== run 1 ==
Design prince_enc, start of the top module:
module prince_enc (
    input  wire         clk,
    input  wire         rst,         
    input  wire         in_valid,
    output wire         in_ready,
    input  wire [63:0]  plaintext,
    input  wire [127:0] key,         
    output reg          out_valid,
    output reg  [63:0]  ciphertext
);
    reg         v1;
    reg [63:0]  pt_r;
    reg [127:0] key_r;
    wire [63:0] ct;
    assign in_ready = 1'b1;
    always @(posedge clk) begin
        if (rst) begin
            v1        <= 1'b0;
            out_valid <= 1'b0;
        end else begin
            v1        <= in_valid;
            out_valid <= v1;
        end
    end
    always @(posedge clk) begin
        if (in_valid) begin
            pt_r  <= plaintext;
            key_r <= key;
        end
        if (v1)
            ciphertext <= ct;
    end
    prince_top u_prince (
        .plaintext  (pt_r),
        .key        (key_r),
        .ciphertext (ct)
    );
endmodule
For scale: about 6600 cells after synthesis, roughly 260 flip-flops, roughly 260 I/O pins, ~63000 µm² of cells after synthesis.
clock: 12.5 ns
lec_check: 0
cap_margin: 20
cell_pad_in_sites_detail_placement: 1
cell_pad_in_sites_global_placement: 0
core_margin: 2
core_utilization: 40
cts_cluster_diameter: 252
cts_cluster_size: 35
min_routing_layer: met2
place_density_lb_addon: 0.03
slew_margin: 10
run.sh (not shown) runs the stock make flow with config.mk's settings and CLKGATE_MAP_FILE=.
In the summary table, run 1 is marked failed, with error GRT-0232 raised in global routing (5_1_grt).
Input-level comparison between run 2 and run 1:
==> flow/config.mk <==
export PLATFORM = sky130hd
export DESIGN_NAME = prince_enc
export DESIGN_NICKNAME = prince_enc
export VERILOG_FILES = /design/flow/design.v
export SDC_FILE = /design/flow/constraint.sdc
export NUM_CORES = 4
export LEC_CHECK = 0
export ABC_AREA = 1
export CAP_MARGIN = 20
export CORE_MARGIN = 2
export CORE_UTILIZATION = 72
export PLACE_DENSITY = 0.6
export SETUP_SLACK_MARGIN = -1.22
export SLEW_MARGIN = 20
==> flow/constraint.sdc <==
create_clock -name core_clock -period 15.2 [get_ports {clk}]
set_input_delay 3.0400 -clock core_clock [delete_from_list [all_inputs] [get_ports {clk}]]
set_output_delay 3.0400 -clock core_clock [all_outputs]
set_load 0.01 [all_outputs]
Results
- The simple-gate portion of the synthesized area reported for run 2 is greater than that of run 1 by 58 points.
- Between run 1 and run 2, die span in x decreased.
- Between run 1 and run 2, the flow reports die size decreasing by more than a quarter.
- Run 2 | ERROR | global routing (5_1_grt)
- Run 1 is listed as incomplete: the tool reported an error in global routing (5_1_grt) and the run ended there.
- Comparing run 1 against run 2, there is no change at all in post-synth tally of flip-flops with integrated enable.
- Compare run 2 and run 1 | number of levels the H-tree was split into higher: run 2
- Going from run 1 to run 2, the pre-CTS setup slack was found to have gone up by 6.13 ns.
- Looking at synthesized area, run 2 sits above run 1.
## Diff of input files: run 3 against run 2
-- flow/config.mk --
<<< run 2, line 8
export ABC_AREA = 1
>>> run 3, line 8
<<< run 2, line 11
export CORE_UTILIZATION = 72
export PLACE_DENSITY = 0.6
export SETUP_SLACK_MARGIN = -1.22
>>> run 3, line 10
export CORE_UTILIZATION = 66
==> flow/constraint.sdc <==
create_clock -name core_clock -period 17.6 [get_ports {clk}]
set_input_delay 3.5200 -clock core_clock [delete_from_list [all_inputs] [get_ports {clk}]]
set_output_delay 3.5200 -clock core_clock [all_outputs]
set_load 0.01 [all_outputs]
==> comparison <==
Run 3 did not finish; the tool stopped in clock tree synthesis (4_1_cts) with error DPL-0033.
Diff run 2 -> run 3: standard cell area after detailed placement dropped 16%; detailed placement HPWL dropped 35%; number of buffers added on ports barely changed; number of standard cells after synthesis dropped 59%.
Run 3 — horizontal extent of the die 9.5% lower, run 2 as reference
Diff run 2 -> run 3 | number of different library cells in the post-synthesis netlist | increase of 92
Sort run 3 and run 2 by area of the core region desc -> top: run 2
Run 3 improves on run 2 in cell area after technology mapping.
As of run 3, chip area from the yosys synthesis statistics had fallen by more than a quarter compared to run 2.
Diff run 2 -> run 3 | vertical die size | down by a little under 10%
Row count: run 3 vs run 2 down 12
Edits applied to the flow inputs when going from run 3 to run 4:
-- flow/config.mk --
<<< run 3, line 10
export CORE_UTILIZATION = 66
>>> run 4, line 10
export CORE_UTILIZATION = 46
export PLACE_DENSITY = 0.6
==> flow/constraint.sdc <==
create_clock -name core_clock -period 21.4 [get_ports {clk}]
set_input_delay 4.2800 -clock core_clock [delete_from_list [all_inputs] [get_ports {clk}]]
set_output_delay 4.2800 -clock core_clock [all_outputs]
set_load 0.01 [all_outputs]
Findings:
Having completed the whole flow, run 4 delivered a layout that passed the timing, DRC and antenna checks.
Starting density of the core | run 4 below run 3
On core box area: run 4 sits above run 3.
Run 4 against run 3: sum of net half-perimeters after detailed placement fell 10%; synthesized area comparable; die size rose 42000 µm²; number of cell rows up 23; worst setup slack after placement picked up an extra 1.93 ns.
Run 4 against run 3: chip height +about 20%, global placer's final weighted congestion went down by about 10%.

prince_enc again, from the RTL that the note above started with.
Settings: LEC_CHECK=0, CAP_MARGIN=0, CELL_PAD_IN_SITES_GLOBAL_PLACEMENT=2, CORE_ASPECT_RATIO=0.7, CORE_MARGIN=10, CORE_UTILIZATION=40, CTS_CLUSTER_SIZE=29, GPL_ROUTABILITY_DRIVEN=0, GPL_TIMING_DRIVEN=0, HOLD_SLACK_MARGIN=-0.08, MAX_ROUTING_LAYER=met4, MIN_ROUTING_LAYER=met2, PLACE_DENSITY_LB_ADDON=0.15, SETUP_SLACK_MARGIN=0.51, SLEW_MARGIN=25, TNS_END_PERCENT=55; clock period 25.2 ns.
The baseline never finished: it broke off in global routing (5_1_grt) on GRT-0116.
Change:
- CAP_MARGIN: 0 -> 20
- CELL_PAD_IN_SITES_GLOBAL_PLACEMENT: 2 -> unset
- CORE_ASPECT_RATIO: 0.7 -> unset
- CORE_MARGIN: 10 -> 2
- CORE_UTILIZATION: 40 -> 57
- CTS_CLUSTER_SIZE: 29 -> unset
- GPL_ROUTABILITY_DRIVEN: 0 -> unset
- GPL_TIMING_DRIVEN: 0 -> unset
- HOLD_SLACK_MARGIN: -0.08 -> unset
- MAX_ROUTING_LAYER: met4 -> unset
- MIN_ROUTING_LAYER: met2 -> unset
- PLACE_DENSITY_LB_ADDON: 0.15 -> unset
- SETUP_SLACK_MARGIN: 0.51 -> -1.46
- SLEW_MARGIN: 25 -> 20
- TNS_END_PERCENT: 55 -> 5
- clock period: 25.2 -> 18.0 ns (I/O delays scaled with it)
=> This time the run ran to the end with violations: negative setup slack. Synthesized cell count is unchanged. Area after synthesis is unchanged. Die area drops by a quarter to a third.
Change:
- CORE_ASPECT_RATIO: unset -> 0.55
- CORE_UTILIZATION: 57 -> 45
- CTS_CLUSTER_SIZE: unset -> 21
- HOLD_SLACK_MARGIN: unset -> 0.2
- MIN_ROUTING_LAYER: unset -> met1
- PLACE_DENSITY_LB_ADDON: unset -> 0.16
- SETUP_SLACK_MARGIN: -1.46 -> -1.39
- TNS_END_PERCENT: 5 -> unset
- clock period: 18.0 -> 14.2 ns (I/O delays scaled with it)
The changed run produced a layout that fails on negative setup slack.
Cell area went up by 14%.
Worst setup slack degrades by 3.6 ns.
Wire length went up by 18%.
Fmax went up by 1.3%.
Change:
- CORE_ASPECT_RATIO: 0.55 -> unset
- CORE_UTILIZATION: 45 -> 66
- CTS_CLUSTER_SIZE: 21 -> unset
- HOLD_SLACK_MARGIN: 0.2 -> unset
- MIN_ROUTING_LAYER: met1 -> unset
- PLACE_DENSITY_LB_ADDON: 0.16 -> unset
- SETUP_SLACK_MARGIN: -1.39 -> unset
- clock period: 14.2 -> 17.4 ns (I/O delays scaled with it)
After rerunning: The new run failed in clock tree synthesis (4_1_cts) (DPL-0033). Synthesized area does not change. Synthesized cell count is unchanged. Die size went down by 32%.
Change:
- CORE_UTILIZATION: 66 -> 40
- PLACE_DENSITY: unset -> 0.6
- clock period: 17.4 -> 21.4 ns (I/O delays scaled with it)
=> This time the run went through all stages and came out clean. Die size went up by well over a third. Area after synthesis is unchanged. Synthesized cell count stays the same.
Change:
- CORE_UTILIZATION: 40 -> 65
- PLACE_DENSITY: 0.6 -> unset
- clock period: 21.4 -> 9.83 ns (I/O delays scaled with it)
After rerunning: This time the run ended with an error in clock tree synthesis (4_1_cts); synthesized area is unchanged; synthesized cell count does not change; die area decreases by 38%.
